// fadd_sub
module fadd_sub(
  input logic        clk_i,
  input logic [31:0] operand_a,
  input logic [31:0] operand_b,
  output logic[31:0] result_o
);
export LEC_CHECK = 0
export CAP_MARGIN = 20
export CELL_PAD_IN_SITES_DETAIL_PLACEMENT = 2
export CELL_PAD_IN_SITES_GLOBAL_PLACEMENT = 3
export CORE_ASPECT_RATIO = 0.54
export CORE_MARGIN = 6
export CORE_UTILIZATION = 43
export CTS_CLUSTER_SIZE = 54
export HOLD_SLACK_MARGIN = 0.04
export MAX_ROUTING_LAYER = met4
export SLEW_MARGIN = 20
create_clock -name core_clock -period 12.0 [get_ports {clk_i}]
run.sh (not shown) runs the stock make flow with config.mk's settings and CLKGATE_MAP_FILE=.
The baseline aborted during 3_3_place_gp.
Rerun with:
==> flow/config.mk (replaced) <==
export PLATFORM = sky130hd
export DESIGN_NAME = fadd_sub
export DESIGN_NICKNAME = fadd_sub
export VERILOG_FILES = /design/flow/design.v
export SDC_FILE = /design/flow/constraint.sdc
export NUM_CORES = 4
export LEC_CHECK = 0
export CAP_MARGIN = 20
export CORE_MARGIN = 2
export CORE_UTILIZATION = 23
export SLEW_MARGIN = 20
==> flow/constraint.sdc (replaced) <==
create_clock -name core_clock -period 18.6 [get_ports {clk_i}]
set_input_delay 3.7200 -clock core_clock [delete_from_list [all_inputs] [get_ports {clk_i}]]
set_output_delay 3.7200 -clock core_clock [all_outputs]
set_load 0.01 [all_outputs]
Effect:
- Now the flow completed with no timing, DRC or antenna violations
- synthesized cell count is unchanged
- die size rose by well over a third
- area after synthesis is unchanged
Rerun with:
--- a/flow/config.mk
+++ b/flow/config.mk
@@ -7,0 +8 @@
+export ABC_AREA = 1
@@ -10 +11,3 @@
-export CORE_UTILIZATION = 23
+export CORE_UTILIZATION = 57
+export CTS_CLUSTER_DIAMETER = 222
+export CTS_CLUSTER_SIZE = 96
==> flow/constraint.sdc (replaced) <==
create_clock -name core_clock -period 8.32 [get_ports {clk_i}]
set_input_delay 1.6640 -clock core_clock [delete_from_list [all_inputs] [get_ports {clk_i}]]
set_output_delay 1.6640 -clock core_clock [all_outputs]
set_load 0.01 [all_outputs]
Outcome: The changed run reached the layout checks and failed them: setup timing. Final cell count goes up by 19%. Worst setup slack degrades by 4.8 ns. Synthesized cell count increases by 38%. Global-route usage came out higher by 24 points. Total power is higher to 2.9 times its value.
Rerun with:
--- a/flow/config.mk
+++ b/flow/config.mk
@@ -8 +7,0 @@
-export ABC_AREA = 1
@@ -11,3 +10 @@
-export CORE_UTILIZATION = 57
-export CTS_CLUSTER_DIAMETER = 222
-export CTS_CLUSTER_SIZE = 96
+export CORE_UTILIZATION = 11
==> flow/constraint.sdc (replaced) <==
create_clock -name core_clock -period 12.8 [get_ports {clk_i}]
set_input_delay 2.5600 -clock core_clock [delete_from_list [all_inputs] [get_ports {clk_i}]]
set_output_delay 2.5600 -clock core_clock [all_outputs]
set_load 0.01 [all_outputs]
- The changed run went through all stages and came out clean
- global-route usage went down by 33 points
- synthesized area went down by 7.0%
- synthesized cell count went down by 28%
- clock-buffer cell count went up by 3
- die area went up to 4.7 times its value
- final cell count went up by 12%
- total power went down by about 50%
- design area went down by about 10%
- flip-flop count stays the same
- via count went down by 23%
- routed wire length went down by about 2%
Rerun with:
--- a/flow/config.mk
+++ b/flow/config.mk
@@ -10 +10,2 @@
-export CORE_UTILIZATION = 11
+export CORE_UTILIZATION = 50
+export SETUP_SLACK_MARGIN = 1.89
==> flow/constraint.sdc (replaced) <==
create_clock -name core_clock -period 6.48 [get_ports {clk_i}]
set_input_delay 1.2960 -clock core_clock [delete_from_list [all_inputs] [get_ports {clk_i}]]
set_output_delay 1.2960 -clock core_clock [all_outputs]
set_load 0.01 [all_outputs]
=>
- This time the run finished but fails on setup timing
- synthesized area does not change
- sequential cell count is unchanged
- setup slack loses 3.4 ns
- routed wire length climbs by 7.1%
- global-route usage climbs by 33 points
- via count climbs by 18%
- cell area climbs by 20%
- sequential power climbs by 90%
- utilization climbs by 63 points
- final cell count drops by 22%
Rerun with:
--- a/flow/config.mk
+++ b/flow/config.mk
@@ -8,0 +9 @@
+export CELL_PAD_IN_SITES_GLOBAL_PLACEMENT = 0
@@ -10,2 +11,2 @@
-export CORE_UTILIZATION = 50
-export SETUP_SLACK_MARGIN = 1.89
+export CORE_UTILIZATION = 43
+export MAX_ROUTING_LAYER = met4
==> flow/constraint.sdc (replaced) <==
create_clock -name core_clock -period 12.0 [get_ports {clk_i}]
set_input_delay 2.4000 -clock core_clock [delete_from_list [all_inputs] [get_ports {clk_i}]]
set_output_delay 2.4000 -clock core_clock [all_outputs]
set_load 0.01 [all_outputs]
After rerunning: The new run produced a clean layout; core utilization decreases by 26 points; power decreases by 63%; synthesized area is unchanged; synthesized cell count stays the same; routed wire length decreases by 17%.


fadd_sub again, from the RTL that the note above started with.
## fadd_sub
module fadd_sub(
  input logic        clk_i,
  input logic [31:0] operand_a,
  input logic [31:0] operand_b,
  output logic[31:0] result_o
);
  logic [7:0]  a_exponent, b_exponent;             
  logic [7:0]  result_exponent;
  logic [23:0] a_mantissa, b_mantissa;             
  logic [24:0] result_mantissa;
  logic        a_sign, b_sign, result_sign;        
  logic [23:0] tmp_mantissa;
  logic [7:0]  in_e, out_e;
  logic [24:0] in_m, out_m;
  logic [7:0]  diff;
always_ff@(posedge(clk_i))
begin
  a_sign <= operand_a[31];
  b_sign <= operand_b[31];
  if(operand_a[30:23]==0)
    begin
      a_exponent <= (operand_a[22:0] != 0)? 8'b00000001 : 8'b00000000;
      a_mantissa <= {1'b0,operand_a[22:0]};
    end
  else
    begin
      a_exponent <= operand_a[30:23];
      a_mantissa <= {1'b1,operand_a[22:0]};
    end
  if(operand_b[30:23]==0)
    begin
      b_exponent <= (operand_b[22:0] != 0)? 8'b00000001 : 8'b00000000;
      b_mantissa <= {1'b0,operand_b[22:0]};
    end
  else
    begin
      b_exponent <= operand_b[30:23];
      b_mantissa <= {1'b1,operand_b[22:0]};
    end
end
always_comb
begin
  diff         = 8'd0;
  tmp_mantissa = 24'd0;
  if(a_exponent == b_exponent)
    begin
      result_exponent = a_exponent;
      if(a_sign == b_sign)                                                     
        begin
          result_sign           = a_sign;
          result_mantissa       = a_mantissa + b_mantissa;
        end
      else                                                                    
        begin
  ...
clock: 14.7 ns
lec_check: 0
abc_area: 1
cap_margin: 0
core_aspect_ratio: 0.51
core_margin: 2
core_utilization: 47
cts_cluster_size: 62
gpl_routability_driven: 0
gpl_timing_driven: 0
hold_slack_margin: 0.07
max_routing_layer: met5
min_routing_layer: met2
place_density: 0.73
setup_slack_margin: 2.38
slew_margin: 35
tns_end_percent: 95
The starting point did not get past global routing (GRT-0116).
Then changed:
- ABC_AREA: 1 -> default
- CAP_MARGIN: 0 -> 15
- CORE_ASPECT_RATIO: 0.51 -> default
- CORE_MARGIN: 2 -> 6
- CTS_CLUSTER_DIAMETER: default -> 245
- CTS_CLUSTER_SIZE: 62 -> 99
- GPL_ROUTABILITY_DRIVEN: 0 -> default
- GPL_TIMING_DRIVEN: 0 -> default
- HOLD_SLACK_MARGIN: 0.07 -> default
- MIN_ROUTING_LAYER: met2 -> default
- PLACE_DENSITY: 0.73 -> 0.61
- SETUP_SLACK_MARGIN: 2.38 -> -1.04
- TNS_END_PERCENT: 95 -> 10
Outcome: The changed run finished with timing, DRC and antenna clean; synthesized cell count drops by 28%; synthesized area drops by 7.0%; die area climbs by about 3%.
Then changed:
- CAP_MARGIN: 15 -> 0
- CORE_UTILIZATION: 47 -> 43
- CTS_CLUSTER_DIAMETER: 245 -> 179
- SETUP_SLACK_MARGIN: -1.04 -> -1.45
After rerunning: The changed run went through all stages and came out clean; fmax grows slightly; via count hardly moves; synthesized cell count does not change; power goes down slightly; global-route usage fell by 2.8 points; routed wire length goes down by a few percent; flip-flop count is unchanged; cell area increases slightly; cell count grows by a few percent; utilization drops by 5.1 points.
Then changed:
- ABC_AREA: default -> 1
- CAP_MARGIN: 0 -> 15
- CELL_PAD_IN_SITES_DETAIL_PLACEMENT: default -> 1
- CELL_PAD_IN_SITES_GLOBAL_PLACEMENT: default -> 3
- CORE_ASPECT_RATIO: default -> 0.51
- CORE_MARGIN: 6 -> 2
- CORE_UTILIZATION: 43 -> 47
- CTS_CLUSTER_DIAMETER: 179 -> default
- CTS_CLUSTER_SIZE: 99 -> 62
- GPL_ROUTABILITY_DRIVEN: default -> 1
- GPL_TIMING_DRIVEN: default -> 0
- HOLD_SLACK_MARGIN: default -> 0.02
- MIN_ROUTING_LAYER: default -> met2
- PLACE_DENSITY: 0.61 -> default
- SETUP_SLACK_MARGIN: -1.45 -> 0.48
- SLEW_MARGIN: 35 -> 40
- TNS_END_PERCENT: 10 -> 95
Effect:
- With this change the flow failed in global placement without I/O
- die size came out lower by 11%
- area after synthesis climbs by 7.5%
- synthesized cell count climbs by 38%


== run A ==
Starting RTL as in the previous note.
clock: 9.65 ns
lec_check: 0
abc_area: 1
cap_margin: 20
core_aspect_ratio: 0.7
core_margin: 2
core_utilization: 72
cts_cluster_diameter: 392
cts_cluster_size: 100
place_density: 0.36
setup_slack_margin: 2.24
slew_margin: 20
tns_end_percent: 5
Run A did not run to completion, as it errored out during global routing (5_1_grt).
Input changes introduced in run B (baseline for comparison: run A):
Settings: a deleted ABC_AREA that had been 1; a deleted CORE_ASPECT_RATIO that had been 0.7; a deleted CTS_CLUSTER_DIAMETER that had been 392; a deleted SETUP_SLACK_MARGIN that had been 2.24; a change of CORE_UTILIZATION from 72 to 70; a change of CTS_CLUSTER_SIZE from 100 to 41; a deleted PLACE_DENSITY that had been 0.36; a change of the clock period (ns, I/O delays scaled along) from 9.65 to 10.1.
[summary]
In the floorplan summary, run B is listed with a die area less than that of run A.
Against run A as the reference, run B delivers a lower cell count after placement.
Diff run B and run A: post-place setup slack higher in run A
Looking at area of the mapped netlist across run B and run A, the one that comes out higher is run A.
Run B had finished all stages when the layout checks came back failing, citing negative setup slack.
From run A to run B the numbers moved as follows: number of standard cells reported by yosys went down; aoi/oai-family share of the synthesized area went up.
Compared with run A, run B shows a post-detailed-placement cell area that is about 3% lower.
Input-level comparison between run C and run B:
Settings: TNS_END_PERCENT: 5 -> unset; CORE_UTILIZATION: 70 -> 46; CTS_CLUSTER_SIZE: 41 -> unset; the clock period (ns, I/O delays scaled along): 10.1 -> 11.7.
--- outcome ---
- Run C against run B: internal power summed over all cells fell about 20%, fraction of met3 tracks used by global routing fell 12 points, worst hold-check slack rose 340 ps.
- The switching share of power of run C falls short of that of run B by 3.7 points.
- [compare] base=run B new=run C: maximum number of buffers from clock root to sink neither gained nor lost much; count of buffers added by post-CTS timing repair for setup lost 16.
- Looking at total power, run C sits 0.00088 W lower than run B does.
- The run showing the greater flop share of the area is run C.
- Run C reached the end of the flow, and the finished layout is clean on the timing, DRC and antenna checks.
- Max worst setup slack across run C and run B: run C
- In run C, the period utilization came out 10 points below the value in run B.


fadd_sub again, from the RTL that the note above started with.
export LEC_CHECK = 0
export CAP_MARGIN = 15
export CORE_MARGIN = 2
export CORE_UTILIZATION = 72
export CTS_CLUSTER_DIAMETER = 45
export CTS_CLUSTER_SIZE = 33
export MAX_ROUTING_LAYER = met5
export SETUP_SLACK_MARGIN = -0.12
export SLEW_MARGIN = 35
export TNS_END_PERCENT = 5
create_clock -name core_clock -period 9.84 [get_ports {clk_i}]
The baseline ended with an error in global routing.
Rerun with:
CAP_MARGIN = 20   (was 15)
CORE_UTILIZATION = 65   (was 72)
CTS_CLUSTER_DIAMETER = not set   (was 45)
CTS_CLUSTER_SIZE = not set   (was 33)
MAX_ROUTING_LAYER = not set   (was met5)
SETUP_SLACK_MARGIN = not set   (was -0.12)
SLEW_MARGIN = 20   (was 35)
TNS_END_PERCENT = not set   (was 5)
clock period = 9.44 ns   (was 9.84 ns; I/O delays follow)
=>
- The new run ended with an error in global routing on GRT-0116
- synthesized cell count is unchanged
- die size rose by 10%
- area after synthesis is unchanged


Setup of job 101:
fadd_sub again, from the RTL that the note above started with.
clock: 9.65 ns
lec_check: 0
abc_area: 1
cap_margin: 20
core_aspect_ratio: 0.7
core_margin: 2
core_utilization: 72
cts_cluster_diameter: 392
cts_cluster_size: 100
place_density: 0.36
slew_margin: 20
tns_end_percent: 5
Job 101: done, clean on timing, DRC and antenna
#### Input delta (job 102 over job 101)
--- a/flow/config.mk
+++ b/flow/config.mk
@@ -10 +9,0 @@
-export CORE_ASPECT_RATIO = 0.7
@@ -12,3 +11,3 @@
-export CORE_UTILIZATION = 72
-export CTS_CLUSTER_DIAMETER = 392
-export CTS_CLUSTER_SIZE = 100
+export CORE_UTILIZATION = 66
+export CTS_CLUSTER_DIAMETER = 173
+export CTS_CLUSTER_SIZE = 99
@@ -17 +15,0 @@
-export TNS_END_PERCENT = 5
==> flow/constraint.sdc <==
create_clock -name core_clock -period 8.75 [get_ports {clk_i}]
set_input_delay 1.7500 -clock core_clock [delete_from_list [all_inputs] [get_ports {clk_i}]]
set_output_delay 1.7500 -clock core_clock [all_outputs]
set_load 0.01 [all_outputs]
### Flow results
- Status job 102: flow complete, layout not clean - negative setup slack
- Going from job 101 to job 102, the total wire length was found to have gone up by 12%.
- Going from job 101 to job 102, number of well taps grows by 20.
- In job 102 the sequential cell area share turned out 0.62 points lower than in job 101.
- Looking at critical path launch point, the a_exponent[0]$_DFF_P_ result is from job 102; the a_exponent[3]$_SDFF_PN0_ one comes from job 101.
- When job 102 is set beside job 101, its HPWL after detailed placement turns out to be about 5.5% larger.
- Taking job 101 as the reference, in job 102 non-clock buffer count in the final layout higher; least setup slack across all paths after layout lower.
Relative to job 102, the following input files were edited for job 103:
--- a/flow/config.mk
+++ b/flow/config.mk
@@ -8 +7,0 @@
-export ABC_AREA = 1
@@ -9,0 +9 @@
+export CELL_PAD_IN_SITES_GLOBAL_PLACEMENT = 1
@@ -11,4 +11 @@
-export CORE_UTILIZATION = 66
-export CTS_CLUSTER_DIAMETER = 173
-export CTS_CLUSTER_SIZE = 99
-export PLACE_DENSITY = 0.36
+export CORE_UTILIZATION = 43
==> flow/constraint.sdc <==
create_clock -name core_clock -period 12.0 [get_ports {clk_i}]
set_input_delay 2.4000 -clock core_clock [delete_from_list [all_inputs] [get_ports {clk_i}]]
set_output_delay 2.4000 -clock core_clock [all_outputs]
set_load 0.01 [all_outputs]
Notes after the runs:
Job 103 has completed all stages; timing, DRC and antenna checks passed. Synthesized cell count, job 103 vs job 102: down by more than a quarter. Overall power after layout (job 103 over job 102): decrease, 1.6 mW. Job 103 reports a higher minimum hold slack than job 102 does. Number of buffers other than clock buffers in the final layout shrinks by more than a quarter when moving from job 102 to job 103. Clock network power share ends up higher on job 103. Against job 102, job 103 comes in 12 points higher on post-synthesis mux area share. Placed cell count is lower on job 103. Summary: with job 102 as the reference, clock group total power in job 103 moved down by more than 10%. Going from job 102 to job 103, post-place setup slack grows by 0.94 ns. Compared with job 102, job 103 improves final worst-path setup slack.


== P ==
fadd_sub again, from the RTL that the note above started with.
clock: 8.32 ns
lec_check: 0
abc_area: 1
cap_margin: 20
core_margin: 2
core_utilization: 68
cts_cluster_diameter: 222
cts_cluster_size: 96
place_density: 0.37
setup_slack_margin: -0.29
slew_margin: 20
Complete run, failing final checks: P, reason negative setup slack.
Input changes introduced in Q (baseline for comparison: P):
# P
export LEC_CHECK = 0
export ABC_AREA = 1
export CAP_MARGIN = 20
export CORE_MARGIN = 2
export CORE_UTILIZATION = 68
export CTS_CLUSTER_DIAMETER = 222
export CTS_CLUSTER_SIZE = 96
export PLACE_DENSITY = 0.37
export SETUP_SLACK_MARGIN = -0.29
export SLEW_MARGIN = 20
create_clock -name core_clock -period 8.32 [get_ports {clk_i}]
# Q
export LEC_CHECK = 0
export ABC_AREA = 1
export CAP_MARGIN = 20
export CORE_MARGIN = 2
export CORE_UTILIZATION = 72
export CTS_CLUSTER_DIAMETER = 358
export CTS_CLUSTER_SIZE = 95
export PLACE_DENSITY = 0.37
export SLEW_MARGIN = 20
export TNS_END_PERCENT = 15
create_clock -name core_clock -period 3.69 [get_ports {clk_i}]
### Flow results
The flow ran to completion for all of P and Q but Q, which stopped partway. In P the implementation ran to completion but is not tape-out ready, as the final checks report negative setup slack. Q: it failed with a tool error in 3_5_place_dp, so there are no final results. Summary of the comparison: floorplan utilization is higher in Q, relative to P. Between P and Q, the synthesized cell count figures differ only marginally. Reported for P and Q, total cells reported by yosys after synthesis turned out identical to the last digit. Compared with P, Q shows chip width that has gone down by a few percent. Q: chip area is about 5.4% lower than what P reported. Overall die height ended up 2.7% lower on Q than on P.
### Q -> R
# Q
export LEC_CHECK = 0
export ABC_AREA = 1
export CAP_MARGIN = 20
export CORE_MARGIN = 2
export CORE_UTILIZATION = 72
export CTS_CLUSTER_DIAMETER = 358
export CTS_CLUSTER_SIZE = 95
export PLACE_DENSITY = 0.37
export SLEW_MARGIN = 20
export TNS_END_PERCENT = 15
create_clock -name core_clock -period 3.69 [get_ports {clk_i}]
# R
export LEC_CHECK = 0
export CAP_MARGIN = 20
export CORE_MARGIN = 2
export CORE_UTILIZATION = 40
export SLEW_MARGIN = 20
create_clock -name core_clock -period 12.0 [get_ports {clk_i}]
Results
Core utilization before placement in R vs Q: down 33 points
From Q to R the numbers moved as follows: final weighted congestion of routability-driven global placement has decreased, post-synthesis cell count from yosys shows a reduction of 28%, chip footprint rose by 65%.
Comparing R and Q, the lower AND-OR/OR-AND share of the synthesized area was measured on Q.
In summary, R completed successfully, with a layout that passed the timing, DRC and antenna checks.
Summary of R over Q: die width climbed 37 um, post-synthesis cell type count climbed 34, gate count after technology mapping dropped about 28%.
What S does differently from R at the input level:
# R
export LEC_CHECK = 0
export CAP_MARGIN = 20
export CORE_MARGIN = 2
export CORE_UTILIZATION = 40
export SLEW_MARGIN = 20
create_clock -name core_clock -period 12.0 [get_ports {clk_i}]
# S
export LEC_CHECK = 0
export CAP_MARGIN = 20
export CELL_PAD_IN_SITES_DETAIL_PLACEMENT = 1
export CELL_PAD_IN_SITES_GLOBAL_PLACEMENT = 3
export CORE_ASPECT_RATIO = 0.54
export CORE_MARGIN = 6
export CORE_UTILIZATION = 43
export CTS_CLUSTER_SIZE = 54
export HOLD_SLACK_MARGIN = -0.09
export MAX_ROUTING_LAYER = met5
export SLEW_MARGIN = 20
create_clock -name core_clock -period 12.0 [get_ports {clk_i}]
==> results <==
Going from R to S, synthesis area per yosys held, die boundary width went up about 35%. S did not finish: a tool error stopped it during 3_3_place_gp. R → S: synthesized area per cell now sits at about the same level; standard-cell row count now smaller; post-synth net total flat; die area went up 3.4%; summed instance area of the synthesized netlist held steady. The effective utilization at floorplan in S sits 3.9 points above the value recorded for R.
The following lists how T was set up differently from S:
# S
export LEC_CHECK = 0
export CAP_MARGIN = 20
export CELL_PAD_IN_SITES_DETAIL_PLACEMENT = 1
export CELL_PAD_IN_SITES_GLOBAL_PLACEMENT = 3
export CORE_ASPECT_RATIO = 0.54
export CORE_MARGIN = 6
export CORE_UTILIZATION = 43
export CTS_CLUSTER_SIZE = 54
export HOLD_SLACK_MARGIN = -0.09
export MAX_ROUTING_LAYER = met5
export SLEW_MARGIN = 20
create_clock -name core_clock -period 12.0 [get_ports {clk_i}]
# T
export LEC_CHECK = 0
export ABC_AREA = 1
export CAP_MARGIN = 20
export CORE_MARGIN = 7
export CORE_UTILIZATION = 23
export CTS_CLUSTER_DIAMETER = 187
export CTS_CLUSTER_SIZE = 100
export PLACE_DENSITY = 0.9
export SLEW_MARGIN = 20
export TNS_END_PERCENT = 15
create_clock -name core_clock -period 12.0 [get_ports {clk_i}]
[summary]
- The site row count of T is higher than that of S.
- Re fraction of the yosys area taken by sequential cells: S was higher than T.
- Chip width grows by a few percent when moving from S to T.
- T finished all stages; the layout is clean.
- S did not run to completion, as it errored out during 3_3_place_gp.
- Note that the count of unique library cells instantiated by Yosys recorded for T amounts to 0.60 times the value seen in S.
- Diff S -> T: adder and majority cell fraction of the synthesized area lower; synthesized area per cell lower; post-synthesis cell count from yosys higher; chip area estimate from yosys synthesis higher.
Power and IR drop assume default switching activity.
